==> flow/design.v (excerpt) <==
module sample_dsp(
	input         clk_20M,
	input         rst_n,
	input         WR,
	input         RD,
	input         CS0,
	input  [7:0]  DSP_Add,
	input  [15:0] DSP_Data_in,
	output [15:0] DSP_Data_out,
	output        DSP_Data_oe,
	input  [6:0]  chAn,
	input  [6:0]  chBn,
	input  [15:0] data_in,
	input         busy0,
	output [3:0]  LED,
	output        cs0_n,
	output        cs1_n,
	output        convst,
	output        enc_rst
);
Size in the first run: roughly 4000 cells after synthesis, roughly 85 I/O pins, roughly 0.031 sq mm of cells after synthesis.
==> flow/config.mk <==
export PLATFORM = sky130hd
export DESIGN_NAME = sample_dsp
export DESIGN_NICKNAME = sample_dsp
export VERILOG_FILES = /design/flow/design.v
export SDC_FILE = /design/flow/constraint.sdc
export NUM_CORES = 4
export LEC_CHECK = 0
export ABC_AREA = 1
export CAP_MARGIN = 20
export CORE_ASPECT_RATIO = 0.5
export CORE_MARGIN = 2
export CORE_UTILIZATION = 72
export CTS_CLUSTER_DIAMETER = 399
export CTS_CLUSTER_SIZE = 13
export PLACE_DENSITY = 0.39
export SETUP_SLACK_MARGIN = 0.67
export SLEW_MARGIN = 20
==> flow/constraint.sdc <==
create_clock -name core_clock -period 2.26 [get_ports {clk_20M}]
set_input_delay 0.4520 -clock core_clock [delete_from_list [all_inputs] [get_ports {clk_20M}]]
set_output_delay 0.4520 -clock core_clock [all_outputs]
set_load 0.01 [all_outputs]
run.sh (not shown) runs the stock make flow with config.mk's settings and CLKGATE_MAP_FILE=.
The baseline ended with an error in 5_1_grt on DPL-0038.
Change:
==> flow/config.mk (replaced) <==
export PLATFORM = sky130hd
export DESIGN_NAME = sample_dsp
export DESIGN_NICKNAME = sample_dsp
export VERILOG_FILES = /design/flow/design.v
export SDC_FILE = /design/flow/constraint.sdc
export NUM_CORES = 4
export LEC_CHECK = 0
export CAP_MARGIN = 20
export CORE_MARGIN = 2
export CORE_UTILIZATION = 25
export SLEW_MARGIN = 20
==> flow/constraint.sdc (replaced) <==
create_clock -name core_clock -period 4.43 [get_ports {clk_20M}]
set_input_delay 0.8860 -clock core_clock [delete_from_list [all_inputs] [get_ports {clk_20M}]]
set_output_delay 0.8860 -clock core_clock [all_outputs]
set_load 0.01 [all_outputs]
What happened: The changed run completed with no timing, DRC or antenna violations. Die size rises to 2.8 times its value. Synthesized cell count falls by a quarter to a third. Area after synthesis falls by a few percent.
Change:
--- a/flow/config.mk
+++ b/flow/config.mk
@@ -8,0 +9 @@
+export CELL_PAD_IN_SITES_DETAIL_PLACEMENT = 1
@@ -10,2 +11,2 @@
-export CORE_UTILIZATION = 25
-export SLEW_MARGIN = 20
+export CORE_UTILIZATION = 40
+export SLEW_MARGIN = 5
==> flow/constraint.sdc (replaced) <==
create_clock -name core_clock -period 5.0 [get_ports {clk_20M}]
set_input_delay 1.0000 -clock core_clock [delete_from_list [all_inputs] [get_ports {clk_20M}]]
set_output_delay 1.0000 -clock core_clock [all_outputs]
set_load 0.01 [all_outputs]
Result:
- The new run completed with no timing, DRC or antenna violations
- clock skew goes up by 3.2 ps
- worst hold slack is better by 200 ps
- wire length rises by a few percent
- die area went down by well over a third
Change:
--- a/flow/config.mk
+++ b/flow/config.mk
@@ -9 +8,0 @@
-export CELL_PAD_IN_SITES_DETAIL_PLACEMENT = 1
@@ -11,2 +10,4 @@
-export CORE_UTILIZATION = 40
-export SLEW_MARGIN = 5
+export CORE_UTILIZATION = 72
+export CTS_CLUSTER_DIAMETER = 397
+export PLACE_DENSITY = 0.39
+export SLEW_MARGIN = 20
==> flow/constraint.sdc (replaced) <==
create_clock -name core_clock -period 4.04 [get_ports {clk_20M}]
set_input_delay 0.8080 -clock core_clock [delete_from_list [all_inputs] [get_ports {clk_20M}]]
set_output_delay 0.8080 -clock core_clock [all_outputs]
set_load 0.01 [all_outputs]
Effect: Area after synthesis stays the same; combinational power rose by about a fifth; final cell count falls by roughly a tenth; register-to-register slack is worse by 310 ps; routed wire length is lower by roughly a tenth; synthesized cell count is unchanged.

---

run 1:
sample_dsp again, from the RTL that the note above started with.
==> flow/config.mk <==
export PLATFORM = sky130hd
export DESIGN_NAME = sample_dsp
export DESIGN_NICKNAME = sample_dsp
export VERILOG_FILES = /design/flow/design.v
export SDC_FILE = /design/flow/constraint.sdc
export NUM_CORES = 4
export LEC_CHECK = 0
export CAP_MARGIN = 30
export CELL_PAD_IN_SITES_DETAIL_PLACEMENT = 1
export CELL_PAD_IN_SITES_GLOBAL_PLACEMENT = 2
export CORE_MARGIN = 6
export CORE_UTILIZATION = 40
export CTS_CLUSTER_SIZE = 80
export GPL_ROUTABILITY_DRIVEN = 0
export MIN_ROUTING_LAYER = met2
export SLEW_MARGIN = 20
export TNS_END_PERCENT = 90
==> flow/constraint.sdc <==
create_clock -name core_clock -period 5.0 [get_ports {clk_20M}]
set_input_delay 1.0000 -clock core_clock [delete_from_list [all_inputs] [get_ports {clk_20M}]]
set_output_delay 1.0000 -clock core_clock [all_outputs]
set_load 0.01 [all_outputs]
The following lists how run 2 was set up differently from run 1:
Settings: changing MIN_ROUTING_LAYER from met2 to met1; changing TNS_END_PERCENT from 90 to 5; changing the clock period (ns, I/O delays scaled along) from 5.0 to 7.79.
### Flow results
First-iteration DRC count (lower): run 2
In run 2, number of optimization iterations in the first detailed-route pass is higher than in run 1.
Taking run 1 as the reference, in run 2 pin count of the biggest net entering global routing rose 74, clock sink count roughly the same, clock share of power climbed 0.2 points.
Changes observed in run 2 relative to run 1: TritonCTS buffer count dropped about 1.4%, non-clock buffer count in the final layout down 18, tightest hold margin higher.
Between run 1 and run 2, the CTS H-tree depth figures differ only marginally.
Run 1 → run 2: number of logic gates about even, sum of met2 wire segment lengths after detailed routing fell 13%.
Critical-path cell with the highest stage delay: sky130_fd_sc_hd__dfrtp_1 -> run 1, sky130_fd_sc_hd__o21ai_0 -> run 2
Changes in run 3 relative to run 2:
Settings: clearing TNS_END_PERCENT, which used to be 5; clearing CELL_PAD_IN_SITES_DETAIL_PLACEMENT, which used to be 1; swapping 30 for 20 in CAP_MARGIN; clearing GPL_ROUTABILITY_DRIVEN, which used to be 0; swapping 6 for 2 in CORE_MARGIN; clearing CELL_PAD_IN_SITES_GLOBAL_PLACEMENT, which used to be 2; clearing CTS_CLUSTER_SIZE, which used to be 80; clearing MIN_ROUTING_LAYER, which used to be met1; swapping 7.79 for 4.43 in the clock period (ns, I/O delays scaled along).
### Flow results
- Final core area utilization came out lower on run 3 than on run 2.
- Run 2 has a higher setup slack than run 3.
- On design area: between run 2 and run 3, it ends up lower for run 3.
- Delta (run 3 minus run 2): total power +about 70%, area enclosed by the die boundary down 4500 sq um.

---

== 12-04 ==
sample_dsp again, from the RTL that the note above started with.
clock: 2.28 ns
lec_check: 0
abc_area: 1
cap_margin: 20
core_margin: 2
core_utilization: 70
cts_cluster_diameter: 206
cts_cluster_size: 76
place_density_lb_addon: 0.09
setup_slack_margin: 0.67
slew_margin: 20
12-04 is listed as incomplete: the tool reported an error in global routing and the run ended there.
Setup changes, 12-04 to 01-02
- PLACE_DENSITY_LB_ADDON removed (was 0.09)
- CORE_UTILIZATION changed from 70 to 60
- ABC_AREA removed (was 1)
- SETUP_SLACK_MARGIN removed (was 0.67)
- CTS_CLUSTER_SIZE removed (was 76)
- CTS_CLUSTER_DIAMETER removed (was 206)
- the clock period (ns, I/O delays scaled along) changed from 2.28 to 2.36
[summary]
Although 01-02 finished all stages, its layout failed final checks on setup timing. The HPWL reported at the end of detailed placement reported for 01-02 is greater than that of 12-04 by 2400 microns. Measured against each other, 12-04 and 01-02 differ in count of distinct cell types in the synthesized netlist, the lower figure coming from 12-04. Of 01-02 and 12-04, it is 01-02 that has the higher die size. Diff 12-04 -> 01-02 | fraction of the yosys area taken by sequential cells | increase of 1.2 points. In 01-02 the simple-gate portion of the synthesized area turned out 18 points lower than in 12-04. Delta (01-02 minus 12-04): average cell area after synthesis went up; post-CTS setup-driven buffer insertion count went down.

---

Setup of build 51:
sample_dsp again, from the RTL that the note above started with.
clock: 2.46 ns
lec_check: 0
abc_area: 1
cap_margin: 5
core_aspect_ratio: 0.93
core_margin: 2
core_utilization: 72
cts_cluster_diameter: 211
cts_cluster_size: 15
place_density_lb_addon: 0.29
setup_slack_margin: 0.31
slew_margin: 20
Build 51 failed in global routing (5_1_grt) with GRT-0232.
> inputs changed (build 51 -> build 56)
- TNS_END_PERCENT: unset -> 70
- CORE_ASPECT_RATIO: 0.93 -> unset
- CTS_CLUSTER_DIAMETER: 211 -> 346
- CELL_PAD_IN_SITES_GLOBAL_PLACEMENT: unset -> 0
- CTS_CLUSTER_SIZE: 15 -> unset
- CAP_MARGIN: 5 -> 20
- GPL_TIMING_DRIVEN: unset -> 1
- PLACE_DENSITY_LB_ADDON: 0.29 -> 0.11
- SETUP_SLACK_MARGIN: 0.31 -> -0.14
- GPL_ROUTABILITY_DRIVEN: unset -> 0
Build 56 completed end to end; final checks failed (negative setup slack). Effective utilization at floorplan, build 56 and build 51, lower one = build 56. Comparing build 56 against build 51, there is no change at all in mux contribution to synthesized area. Between build 56 and build 51, the total die size does not differ in any meaningful way. From build 51 to build 56 the numbers moved as follows: maximum clock insertion buffer count roughly the same; setup slack after placement lower.
Input-level comparison between build 48 and build 56:
- SETUP_SLACK_MARGIN: -0.14 -> -0.35
- GPL_ROUTABILITY_DRIVEN: 0 -> 1
- CORE_UTILIZATION: 72 -> 60
- ABC_AREA: 1 -> unset
- PLACE_DENSITY: unset -> 0.6
- CTS_CLUSTER_DIAMETER: 346 -> unset
- PLACE_DENSITY_LB_ADDON: 0.11 -> unset
- the clock period (ns, I/O delays scaled along): 2.46 -> 4.58
### Flow results
- The final layout from build 48, which completed every stage, passed the timing, design-rule and antenna checks at the end of the flow.
- Share of the core filled with cells: build 48 and build 56 compared, lower one is build 48
- Looking at number of well-tap cells placed, build 48 sits about 15% above build 56.
- Compared with build 56, build 48 shows a lower post-place instance area.
- Wire length after detailed routing of build 48 falls short of that of build 56 by a few percent.
- In build 48, compound-cell area share of the yosys netlist is higher than in build 56.
- The run with more setup slack is build 48; build 56 has less.
- Compared with build 56, build 48 shows a higher hold slack.
- The net switching power number comes out lower for build 48 vs build 56.
- In build 48, the critical path depth came out 4 above the value in build 56.

---

sample_dsp again, from the RTL that the note above started with.
==> flow/config.mk <==
export PLATFORM = sky130hd
export DESIGN_NAME = sample_dsp
export DESIGN_NICKNAME = sample_dsp
export VERILOG_FILES = /design/flow/design.v
export SDC_FILE = /design/flow/constraint.sdc
export NUM_CORES = 4
export LEC_CHECK = 0
export CAP_MARGIN = 20
export CELL_PAD_IN_SITES_GLOBAL_PLACEMENT = 0
export CORE_MARGIN = 2
export CORE_UTILIZATION = 56
export GPL_ROUTABILITY_DRIVEN = 0
export GPL_TIMING_DRIVEN = 1
export PLACE_DENSITY_LB_ADDON = 0.11
export SETUP_SLACK_MARGIN = -0.39
export SLEW_MARGIN = 20
export TNS_END_PERCENT = 70
==> flow/constraint.sdc <==
create_clock -name core_clock -period 6.14 [get_ports {clk_20M}]
set_input_delay 1.2280 -clock core_clock [delete_from_list [all_inputs] [get_ports {clk_20M}]]
set_output_delay 1.2280 -clock core_clock [all_outputs]
set_load 0.01 [all_outputs]
The first run finished with timing, DRC and antenna clean.
Then changed:
Settings changed: ABC_AREA set to 0, CORE_UTILIZATION 56 to 71, MIN_ROUTING_LAYER set to met1, PLACE_DENSITY_LB_ADDON 0.11 to 0.1, SETUP_SLACK_MARGIN -0.39 to -0.09, TNS_END_PERCENT 70 to unset.
Clock period 6.14 ns to 2.9 ns, I/O delays scaled along.
What happened: The new run ran to the end with violations: setup timing. Worst setup slack is worse by 2.7 ns. Fmax climbs by roughly a tenth. Clock skew stays flat. Clock power goes up by well over a third. Synthesized area does not change. Core utilization grows by 29 points. Design area grows by about a fifth. Flip-flop count stays the same.

---

Starting RTL as in the previous note.
Settings: LEC_CHECK=0, ABC_AREA=1, CAP_MARGIN=5, CORE_MARGIN=2, CORE_UTILIZATION=72, CTS_CLUSTER_DIAMETER=88, PLACE_DENSITY=0.67, SETUP_SLACK_MARGIN=-0.29, SLEW_MARGIN=20; clock period 3.13 ns.
The starting point ran to the end with no violations.
Change:
==> flow/config.mk (replaced) <==
export PLATFORM = sky130hd
export DESIGN_NAME = sample_dsp
export DESIGN_NICKNAME = sample_dsp
export VERILOG_FILES = /design/flow/design.v
export SDC_FILE = /design/flow/constraint.sdc
export NUM_CORES = 4
export LEC_CHECK = 0
export CAP_MARGIN = 20
export CORE_MARGIN = 2
export CORE_UTILIZATION = 72
export CTS_CLUSTER_DIAMETER = 394
export CTS_CLUSTER_SIZE = 99
export SLEW_MARGIN = 20
==> flow/constraint.sdc (replaced) <==
create_clock -name core_clock -period 2.1 [get_ports {clk_20M}]
set_input_delay 0.4200 -clock core_clock [delete_from_list [all_inputs] [get_ports {clk_20M}]]
set_output_delay 0.4200 -clock core_clock [all_outputs]
set_load 0.01 [all_outputs]
Outcome: This time the run aborted during global routing. Synthesized area shrinks by about 2.4%. Die size shrinks by 2.4%. Synthesized cell count shrinks by about 32%.
Change:
--- a/flow/config.mk
+++ b/flow/config.mk
@@ -7,2 +7,3 @@
 export LEC_CHECK = 0
+export ABC_AREA = 1
 export CAP_MARGIN = 20
@@ -10,4 +11,5 @@
 export CORE_UTILIZATION = 72
-export CTS_CLUSTER_DIAMETER = 394
-export CTS_CLUSTER_SIZE = 99
+export CTS_CLUSTER_DIAMETER = 399
+export CTS_CLUSTER_SIZE = 100
+export SETUP_SLACK_MARGIN = 0.31
 export SLEW_MARGIN = 20
==> flow/constraint.sdc (replaced) <==
create_clock -name core_clock -period 2.26 [get_ports {clk_20M}]
set_input_delay 0.4520 -clock core_clock [delete_from_list [all_inputs] [get_ports {clk_20M}]]
set_output_delay 0.4520 -clock core_clock [all_outputs]
set_load 0.01 [all_outputs]
The changed run did not get past global routing on GRT-0232.
Die area went up by 2.4%.
Synthesized cell count went up by 47%.
Synthesized area went up by 2.5%.

---

sample_dsp again, from the RTL that the note above started with.
==> flow/design.v (excerpt) <==
module sample_dsp(
	input         clk_20M,
	input         rst_n,
	input         WR,
	input         RD,
	input         CS0,
	input  [7:0]  DSP_Add,
	input  [15:0] DSP_Data_in,
	output [15:0] DSP_Data_out,
	output        DSP_Data_oe,
	input  [6:0]  chAn,
	input  [6:0]  chBn,
	input  [15:0] data_in,
	input         busy0,
	output [3:0]  LED,
	output        cs0_n,
	output        cs1_n,
	output        convst,
	output        enc_rst
);
	wire        clk_1M, tick_1M;
	wire        IncEncoderRd;
	wire [15:0] inc0, inc1, inc2, inc3, inc4, inc5, inc6;
	wire [15:0] abs0, abs1, abs2, abs3, abs4, abs5, abs6, abs7;
	wire [15:0] abs8, abs9, absA, absB, absC, absD, absE, absF;
	clk_1M inst45(.clk0(clk_20M), .rst_n(rst_n), .clk_1M(clk_1M), .tick(tick_1M));
	IncEncoderGroup inst(
		.clk_encoder(clk_20M), .en(tick_1M), .rst_n(rst_n), .RD(IncEncoderRd),
		.chA(~chAn), .chB(~chBn),
		.data_out0(inc0), .data_out1(inc1), .data_out2(inc2), .data_out3(inc3),
		.data_out4(inc4), .data_out5(inc5), .data_out6(inc6));
	AbsEncoder inst1(
		.clk(clk_20M), .clk_rd(IncEncoderRd), .rst_n(rst_n),
		.data_in(data_in), .cs0_n(cs0_n), .cs1_n(cs1_n), .busy0(busy0),
		.convst(convst), .enc_rst(enc_rst),
		.data_out0(abs0), .data_out1(abs1), .data_out2(abs2), .data_out3(abs3),
		.data_out4(abs4), .data_out5(abs5), .data_out6(abs6), .data_out7(abs7),
		.data_out8(abs8), .data_out9(abs9), .data_outA(absA), .data_outB(absB),
		.data_outC(absC), .data_outD(absD), .data_outE(absE), .data_outF(absF));
	ParaBus ParaBusInst(
		.clk(clk_20M), .rst_n(rst_n),
		.DSP_Add(DSP_Add), .DSP_Data_in(DSP_Data_in), .DSP_Data_out(DSP_Data_out),
  ...
clock: 7.88 ns
lec_check: 0
cap_margin: 20
cell_pad_in_sites_detail_placement: 1
cell_pad_in_sites_global_placement: 3
core_aspect_ratio: 1.82
core_margin: 5
core_utilization: 50
cts_cluster_size: 54
gpl_routability_driven: 1
gpl_timing_driven: 0
hold_slack_margin: 0.26
max_routing_layer: met4
place_density_lb_addon: 0.11
setup_slack_margin: -0.39
slew_margin: 20
tns_end_percent: 70
Then changed:
==> flow/config.mk (replaced) <==
export PLATFORM = sky130hd
export DESIGN_NAME = sample_dsp
export DESIGN_NICKNAME = sample_dsp
export VERILOG_FILES = /design/flow/design.v
export SDC_FILE = /design/flow/constraint.sdc
export NUM_CORES = 4
export LEC_CHECK = 0
export CAP_MARGIN = 15
export CELL_PAD_IN_SITES_DETAIL_PLACEMENT = 1
export CORE_MARGIN = 3
export CORE_UTILIZATION = 55
export CTS_CLUSTER_DIAMETER = 349
export GPL_ROUTABILITY_DRIVEN = 0
export GPL_TIMING_DRIVEN = 0
export MAX_ROUTING_LAYER = met4
export SLEW_MARGIN = 10
==> flow/constraint.sdc (replaced) <==
create_clock -name core_clock -period 5.0 [get_ports {clk_20M}]
set_input_delay 1.0000 -clock core_clock [delete_from_list [all_inputs] [get_ports {clk_20M}]]
set_output_delay 1.0000 -clock core_clock [all_outputs]
set_load 0.01 [all_outputs]
=> Setup slack degrades by 1.8 ns; utilization climbs by 6.9 points; sequential cell count is unchanged; routed wire length went down by 5.2%; global-route usage went up by 2.9 points; cell count drops by 1.2%; count of clock-buffer cells in the layout rose by 32; hold slack loses 0.13 ns; sequential share of layout area falls by 0.27 points.
Then changed:
==> flow/config.mk (replaced) <==
export PLATFORM = sky130hd
export DESIGN_NAME = sample_dsp
export DESIGN_NICKNAME = sample_dsp
export VERILOG_FILES = /design/flow/design.v
export SDC_FILE = /design/flow/constraint.sdc
export NUM_CORES = 4
export LEC_CHECK = 0
export CAP_MARGIN = 20
export CELL_PAD_IN_SITES_DETAIL_PLACEMENT = 2
export CORE_MARGIN = 2
export CORE_UTILIZATION = 21
export GPL_ROUTABILITY_DRIVEN = 0
export GPL_TIMING_DRIVEN = 0
export SETUP_SLACK_MARGIN = 0.12
export SLEW_MARGIN = 20
==> flow/constraint.sdc (replaced) <==
create_clock -name core_clock -period 5.87 [get_ports {clk_20M}]
set_input_delay 1.1740 -clock core_clock [delete_from_list [all_inputs] [get_ports {clk_20M}]]
set_output_delay 1.1740 -clock core_clock [all_outputs]
set_load 0.01 [all_outputs]
=> The new run produced a clean layout; non-clock buffer count fell by 6; die area went up to 2.5 times its value; first-iteration DRC count went up by 17%.
Then changed:
--- a/flow/config.mk
+++ b/flow/config.mk
@@ -7,0 +8 @@
+export ABC_AREA = 1
@@ -9 +9,0 @@
-export CELL_PAD_IN_SITES_DETAIL_PLACEMENT = 2
@@ -11,4 +11,4 @@
-export CORE_UTILIZATION = 21
-export GPL_ROUTABILITY_DRIVEN = 0
-export GPL_TIMING_DRIVEN = 0
-export SETUP_SLACK_MARGIN = 0.12
+export CORE_UTILIZATION = 72
+export CTS_CLUSTER_DIAMETER = 211
+export CTS_CLUSTER_SIZE = 15
+export PLACE_DENSITY_LB_ADDON = 0.29
==> flow/constraint.sdc (replaced) <==
create_clock -name core_clock -period 2.46 [get_ports {clk_20M}]
set_input_delay 0.4920 -clock core_clock [delete_from_list [all_inputs] [get_ports {clk_20M}]]
set_output_delay 0.4920 -clock core_clock [all_outputs]
set_load 0.01 [all_outputs]
What happened: Now the flow finished but fails on setup timing; first-iteration DRC count went up by well over a third; routed wire length is lower by a quarter to a third; global-route usage increases by 21 points; worst setup slack degrades by 0.53 ns; final area decreases by a few percent; clock skew fell by 0.0050 ns; non-clock buffer count rises by 5; synthesized cell count rises by well over a third.
Then changed:
--- a/flow/config.mk
+++ b/flow/config.mk
@@ -13,2 +13,3 @@
-export CTS_CLUSTER_SIZE = 15
-export PLACE_DENSITY_LB_ADDON = 0.29
+export CTS_CLUSTER_SIZE = 13
+export PLACE_DENSITY_LB_ADDON = 0.28
+export SETUP_SLACK_MARGIN = 0.64
==> flow/constraint.sdc (replaced) <==
create_clock -name core_clock -period 2.47 [get_ports {clk_20M}]
set_input_delay 0.4940 -clock core_clock [delete_from_list [all_inputs] [get_ports {clk_20M}]]
set_output_delay 0.4940 -clock core_clock [all_outputs]
set_load 0.01 [all_outputs]
After rerunning: The changed run did not get past global routing (5_1_grt). Synthesized cell count does not change. Area after synthesis does not change. Die area stays the same.
Power is estimated from default activity; no workload was simulated.
